==> run H <==
==> flow/design.v (excerpt) <==
module sdram_controller (
        input   clk,
        input   rst,
        output  sdram_cle,
        output  sdram_cs,
        output  sdram_cas,
        output  sdram_ras,
        output  sdram_we,
        output  sdram_dqm,
        output  [1:0]  sdram_ba,
        output  [12:0] sdram_a,
        input   [31:0] sdram_dqi,
        output  [31:0] sdram_dqo,
        input   [22:0] user_addr,    
        input   rw,                  
        input   [31:0] data_in,      
        output  [31:0] data_out,     
        output  busy,                
        input   in_valid,            
        output  out_valid            
    );
    localparam tCASL            = 13'd2;        
    localparam tPRE             = 13'd2;        
    localparam tACT             = 13'd2;        
    localparam tREF             = 13'd6;        
    localparam tRef_Counter     = 10'd750;     
    wire [22:0] addr;
    wire [12:0] Mapped_RA;
    wire [1:0]  Mapped_BA;
  ...
export LEC_CHECK = 0
export ABC_AREA = 1
export CAP_MARGIN = 20
export CORE_ASPECT_RATIO = 0.87
export CORE_MARGIN = 2
export CORE_UTILIZATION = 72
export CTS_CLUSTER_DIAMETER = 191
export CTS_CLUSTER_SIZE = 71
export PLACE_DENSITY_LB_ADDON = 0.2
export SETUP_SLACK_MARGIN = 0.34
export SLEW_MARGIN = 20
export TNS_END_PERCENT = 5
create_clock -name core_clock -period 2.05 [get_ports {clk}]
run.sh (not shown) runs the stock make flow with config.mk's settings and CLKGATE_MAP_FILE=.
==> run Z: changes against run H <==
Settings changed: ABC_AREA 1 to unset, CORE_ASPECT_RATIO 0.87 to unset, CORE_UTILIZATION 72 to 40, CTS_CLUSTER_DIAMETER 191 to unset, CTS_CLUSTER_SIZE 71 to unset, PLACE_DENSITY_LB_ADDON 0.2 to unset, SETUP_SLACK_MARGIN 0.34 to 1.06, TNS_END_PERCENT 5 to unset.
==> flow/constraint.sdc (replaced) <==
create_clock -name core_clock -period 4.17 [get_ports {clk}]
set_input_delay 0.8340 -clock core_clock [delete_from_list [all_inputs] [get_ports {clk}]]
set_output_delay 0.8340 -clock core_clock [all_outputs]
set_load 0.01 [all_outputs]
==> run G: changes against run H <==
Settings changed: CORE_ASPECT_RATIO 0.87 to unset, CTS_CLUSTER_DIAMETER 191 to unset, CTS_CLUSTER_SIZE 71 to unset, SETUP_SLACK_MARGIN 0.34 to 0.22, TNS_END_PERCENT 5 to unset.
==> flow/constraint.sdc (replaced) <==
create_clock -name core_clock -period 2.09 [get_ports {clk}]
set_input_delay 0.4180 -clock core_clock [delete_from_list [all_inputs] [get_ports {clk}]]
set_output_delay 0.4180 -clock core_clock [all_outputs]
set_load 0.01 [all_outputs]
==> comparison table <==
Result of the run: run Z finished clean; run G did not finish; run H did not finish
Failing step: run Z -; run G 4_1_cts; run H 5_1_grt
Xor/xnor share of the synthesized area: run Z 0.0575; run G 0.0216; run H 0.0216
Library cell with the highest instance count after synthesis: run Z edfxtp_1; run G nand2_1; run H nand2_1
AND/OR/NAND/NOR Cells, Area Fraction: run Z 0.130; run G 0.264; run H 0.264
Post-synthesis average cell area: run Z 11.0 um2; run G 8.03 um2; run H 8.03 um2
Post-DP Area: run Z 0.0228 mm2; run G 0.0250 mm2; run H 0.0251 mm2
Number of setup buffers added after CTS: run Z 24; run G -; run H 29
Mux frac, synth: run Z 0.160; run G 0; run H 0
Die Ht: run Z 225 um; run G 172 um; run H 161 um
Placeable core region: run Z 0.0479 mm2; run G 0.0278 mm2; run H 0.0278 mm2
Post-synthesis sequential area ratio: run Z 0.534; run G 0.513; run H 0.513
Effective utilization at floorplan: run Z 0.406; run G 0.730; run H 0.729
TritonCTS Sinks: run Z 408; run G -; run H 408

========
==> inputs of job 9033 <==
sdram_controller again, from the RTL that the note above started with.
clock: 4.2 ns
lec_check: 0
cap_margin: 35
cell_pad_in_sites_detail_placement: 2
core_margin: 4
core_utilization: 40
cts_cluster_diameter: 347
cts_cluster_size: 20
hold_slack_margin: 0.14
max_routing_layer: met4
slew_margin: 20
==> job 4132 (differences from job 9033) <==
- ABC_AREA: default -> 1
- CAP_MARGIN: 35 -> 20
- CELL_PAD_IN_SITES_DETAIL_PLACEMENT: 2 -> default
- CORE_MARGIN: 4 -> 2
- CORE_UTILIZATION: 40 -> 57
- CTS_CLUSTER_DIAMETER: 347 -> default
- CTS_CLUSTER_SIZE: 20 -> 14
- GPL_TIMING_DRIVEN: default -> 1
- HOLD_SLACK_MARGIN: 0.14 -> default
- MAX_ROUTING_LAYER: met4 -> met5
- PLACE_DENSITY_LB_ADDON: default -> 0.27
- SLEW_MARGIN: 20 -> 25
==> flow/constraint.sdc (replaced) <==
create_clock -name core_clock -period 2.33 [get_ports {clk}]
set_input_delay 0.4660 -clock core_clock [delete_from_list [all_inputs] [get_ports {clk}]]
set_output_delay 0.4660 -clock core_clock [all_outputs]
set_load 0.01 [all_outputs]
==> job 6205 (differences from job 9033) <==
- ABC_AREA: default -> 1
- CAP_MARGIN: 35 -> 20
- CELL_PAD_IN_SITES_DETAIL_PLACEMENT: 2 -> default
- CORE_MARGIN: 4 -> 2
- CORE_UTILIZATION: 40 -> 70
- CTS_CLUSTER_DIAMETER: 347 -> default
- CTS_CLUSTER_SIZE: 20 -> 14
- GPL_TIMING_DRIVEN: default -> 1
- HOLD_SLACK_MARGIN: 0.14 -> 0.27
- MAX_ROUTING_LAYER: met4 -> met5
- PLACE_DENSITY_LB_ADDON: default -> 0.27
- SETUP_SLACK_MARGIN: default -> 0.81
- SLEW_MARGIN: 20 -> 25
==> flow/constraint.sdc (replaced) <==
create_clock -name core_clock -period 2.95 [get_ports {clk}]
set_input_delay 0.5900 -clock core_clock [delete_from_list [all_inputs] [get_ports {clk}]]
set_output_delay 0.5900 -clock core_clock [all_outputs]
set_load 0.01 [all_outputs]
==> out/metrics.cfg <==
[run_status]
status=stopped before the end
haltStage=5_1_grt

[synth]
synth_seq_share_pct=51.28
top_area_share_pct=33.02
ys_cells=2527
synthCells=2527
ys_sh_simple_pct=26.45
syn_area_mm2=0.02028

[die]
die_w_um=174.2
rows=62

[place]
place_inst=3166

[clocking]
cts_buffers=42

Source of the figures above: job 6205

==> out/metrics.cfg <==
[final_timing]
fin_ws_ps=-1133
finalSetupViolCount=107

[synth]
synthCells=2527
top_area_share_pct=33.02
syn_area_mm2=0.02028

[critical_path]
critPathSlowestCell=dfxtp_4

[clocking]
cts_buffers=44

[die]
die_w_um=192.6

[run_status]
status=complete, but fails checks
so.violations=setup timing

[global_route]
grt_use_met2_pct=63.29

[place]
place_inst=3399

Source of the figures above: job 4132

==> out/metrics.cfg <==
[run_status]
status=complete, but fails checks
so.violations=setup timing

[synth]
top_area_share_pct=34.39
synthCells=1778
syn_area_mm2=0.01947
synth-compound-area-share_pct=8.070
ys_cells=1778
synthMuxAreaShare_pct=15.97
ys_sh_simple_pct=12.99
synth_seq_share_pct=53.41

[place]
dp_hpwl_um=55580
place_inst=2601

[final_timing]
fin_ws_ps=-249.2
finalSetupViolCount=71

[clocking]
cts_buffers=24
cts.path.max_buffers=3

[die]
rows=80
die_w_um=228.6

[critical_path]
crit_family=simple AND/OR/NAND/NOR gates

[layout]
comb_cells=1226

Source of the figures above: job 9033

